==> trial 63 <==
Design FFT_TOB, start of the top module:
module FFT_TOB  # ( parameter   DEPTH_BUTTER_ONE    = 8    ,
                                DEPTH_BUTTER_TWO    = 4    ,
                                DEPTH_BUTTER_THREE  = 2    ,
                                DEPTH_BTTER_FOUR    = 1    ,  
                                WIDTH               = 16   ,
                                STAGES              = 6    ,
                                FIXED_POINT         = 11   )
( 
input     wire    signed      [WIDTH-1:0]     Input_re          ,
input     wire    signed      [WIDTH-1:0]     Input_Im          ,
input     wire                                cordic_Valid      ,
input     wire                                clk               ,
input     wire                                rst               ,
output    wire    signed      [WIDTH-1:0]     Output_FFT_Re     ,
output    wire    signed      [WIDTH-1:0]     Output_FFT_Im     ,
output    wire                                Data_Valid    
);
make LEC_CHECK=0 ABC_AREA=1 CAP_MARGIN=0 CORE_MARGIN=2 CORE_UTILIZATION=70 CTS_CLUSTER_DIAMETER=310 CTS_CLUSTER_SIZE=39 HOLD_SLACK_MARGIN=0.3 SETUP_SLACK_MARGIN=4.06 SLEW_MARGIN=20 TNS_END_PERCENT=5 finish   # period 15.0 ns
run.sh (not shown) runs the stock make flow with config.mk's settings and CLKGATE_MAP_FILE=.
==> build 62 (differences from trial 63) <==
==> flow/config.mk (replaced) <==
export PLATFORM = sky130hd
export DESIGN_NAME = FFT_TOB
export DESIGN_NICKNAME = FFT_TOB
export VERILOG_FILES = /design/flow/design.v
export SDC_FILE = /design/flow/constraint.sdc
export NUM_CORES = 4
export LEC_CHECK = 0
export CAP_MARGIN = 20
export CORE_MARGIN = 2
export CORE_UTILIZATION = 64
export SLEW_MARGIN = 20
==> flow/constraint.sdc (replaced) <==
create_clock -name core_clock -period 40.4 [get_ports {clk}]
set_input_delay 8.0800 -clock core_clock [delete_from_list [all_inputs] [get_ports {clk}]]
set_output_delay 8.0800 -clock core_clock [all_outputs]
set_load 0.01 [all_outputs]
==> build 79 (differences from trial 63) <==
==> flow/config.mk (replaced) <==
export PLATFORM = sky130hd
export DESIGN_NAME = FFT_TOB
export DESIGN_NICKNAME = FFT_TOB
export VERILOG_FILES = /design/flow/design.v
export SDC_FILE = /design/flow/constraint.sdc
export NUM_CORES = 4
export LEC_CHECK = 0
export CAP_MARGIN = 20
export CELL_PAD_IN_SITES_GLOBAL_PLACEMENT = 2
export CORE_MARGIN = 2
export CORE_UTILIZATION = 40
export CTS_CLUSTER_DIAMETER = 391
export CTS_CLUSTER_SIZE = 14
export HOLD_SLACK_MARGIN = 0.11
export MAX_ROUTING_LAYER = met4
export PLACE_DENSITY = 0.93
export SLEW_MARGIN = 20
export TNS_END_PERCENT = 55
==> flow/constraint.sdc (replaced) <==
create_clock -name core_clock -period 24.2 [get_ports {clk}]
set_input_delay 4.8400 -clock core_clock [delete_from_list [all_inputs] [get_ports {clk}]]
set_output_delay 4.8400 -clock core_clock [all_outputs]
set_load 0.01 [all_outputs]
==> impl_metrics.yaml <==
# generated from flow reports
run_status:
  status: "timing/DRC/antenna clean"
place:
  gp_congestion: 1.03
synth:
  area_leaders: "fa_1 23%, dfrtp_1 23%, ha_1 13%"
  synthesis.nets: 7022
  synth.avg_cell_area_um2: 9.25
clocking:
  cts_resized: 0
floorplanning:
  fp-utilization_pct: 64.5
The numbers above come from build 62.

==> impl_metrics.yaml <==
# flow metrics
synth:
  area_leaders: "fa_1 23%, dfrtp_1 23%, ha_1 13%"
  synth.avg_cell_area_um2: 7.95
run_status:
  status: "aborted with a tool error"
  tool.error: "[ERROR GRT-0232] Routing congestion too high. Check the congestion heatmap in the GUI."
  lastStage: "global routing (5_1_grt)"
clocking:
  cts_resized: 387
floorplanning:
  fp-utilization_pct: 70.4
The numbers above come from trial 63.

==> impl_metrics.yaml <==
# generated from flow reports
timing:
  finalSetupViolations: 17
  worst_slack_ns: -1.04
synth:
  area_leaders: "fa_1 23%, dfrtp_1 23%, ha_1 13%"
  synthesis.nets: 7022
  synth.avg_cell_area_um2: 9.25
run_status:
  status: "failed layout checks"
  failed_checks: "negative setup slack"
floorplanning:
  fp-utilization_pct: 40.4
clocking:
  cts_resized: 339
place:
  gp_congestion: 1.01
The numbers above come from build 79.



==> inputs of exp/ember <==
FFT_TOB again, from the RTL that the note above started with.
make LEC_CHECK=0 CAP_MARGIN=25 CELL_PAD_IN_SITES_GLOBAL_PLACEMENT=3 CORE_MARGIN=10 CORE_UTILIZATION=40 CTS_CLUSTER_DIAMETER=391 CTS_CLUSTER_SIZE=14 MAX_ROUTING_LAYER=met4 PLACE_DENSITY_LB_ADDON=0.25 SETUP_SLACK_MARGIN=5.0 SLEW_MARGIN=20 TNS_END_PERCENT=70 finish   # period 22.7 ns
==> exp/nickel (differences from exp/ember) <==
- ABC_AREA: default -> 1
- CAP_MARGIN: 25 -> 20
- CELL_PAD_IN_SITES_DETAIL_PLACEMENT: default -> 1
- CELL_PAD_IN_SITES_GLOBAL_PLACEMENT: 3 -> default
- CORE_ASPECT_RATIO: default -> 1.44
- CORE_MARGIN: 10 -> 8
- CORE_UTILIZATION: 40 -> 67
- CTS_CLUSTER_DIAMETER: 391 -> default
- CTS_CLUSTER_SIZE: 14 -> default
- GPL_TIMING_DRIVEN: default -> 0
- MAX_ROUTING_LAYER: met4 -> default
- MIN_ROUTING_LAYER: default -> met2
- PLACE_DENSITY_LB_ADDON: 0.25 -> default
- SETUP_SLACK_MARGIN: 5.0 -> -1.3
- SLEW_MARGIN: 20 -> 30
- TNS_END_PERCENT: 70 -> default
==> flow/constraint.sdc (replaced) <==
create_clock -name core_clock -period 31.6 [get_ports {clk}]
set_input_delay 6.3200 -clock core_clock [delete_from_list [all_inputs] [get_ports {clk}]]
set_output_delay 6.3200 -clock core_clock [all_outputs]
set_load 0.01 [all_outputs]
==> qor summary <==
quantity                                                                            exp/ember              exp/nickel
Status                                                             complete, but fails checks  stopped before the end
Last stage reached                                                                          -      detailed placement
Layout check failures                                                            setup timing                       -
Core footprint                                                                    0.1336 mm^2            0.08055 mm^2
Ys Warns                                                                                   15                      15
Seq share, synth                                                                       22.78%                  22.61%
Synthesized instance count                                                              5,829                   6,833
Chip area from the yosys synthesis statistics                                    0.05393 mm^2            0.05435 mm^2
Portion of netlist area occupied by mux cells                                          1.967%                0.01842%
Chip footprint                                                                    0.1499 mm^2            0.09064 mm^2
Compound-cell area share of the yosys netlist                                          10.83%                  9.383%
Cells in synth_stat.txt                                                                 5,829                   6,833
Nets in the synthesized netlist                                                         7,022                   8,026
Cell area after synthesis                                                        0.05393 mm^2            0.05435 mm^2
Synthesized-area fraction occupied by adder cells                                      35.43%                  35.15%
Routability congestion estimate from global placement                                  0.9354                   1.167
Initial cell density of the core                                                       40.36%                  67.48%
Xor+xnor area frac                                                                     6.002%                  3.471%
Number of buffers added on ports                                                           67                      66
Tally of unique sky130hd cells used after synthesis                                       109                      59
Die Height                                                                           387.2 um                357.8 um
Number of synthesized flops with an enable pin                                              0                       0
Top cell type's share of synthesized area                                              22.83%                  22.65%
Die Width                                                                            387.2 um                253.4 um
Total of flip-flops plus latches after synthesis                                          491                     491
Number of rows in the core area                                                           134                     125
Share of async-settable or async-resettable flops after synthesis                      100.0%                  100.0%
Share of synthesized cell area in and, or, nand and nor gates                          14.56%                  16.24%
Post-Syn Area per Cell                                                             9.252 um^2              7.954 um^2
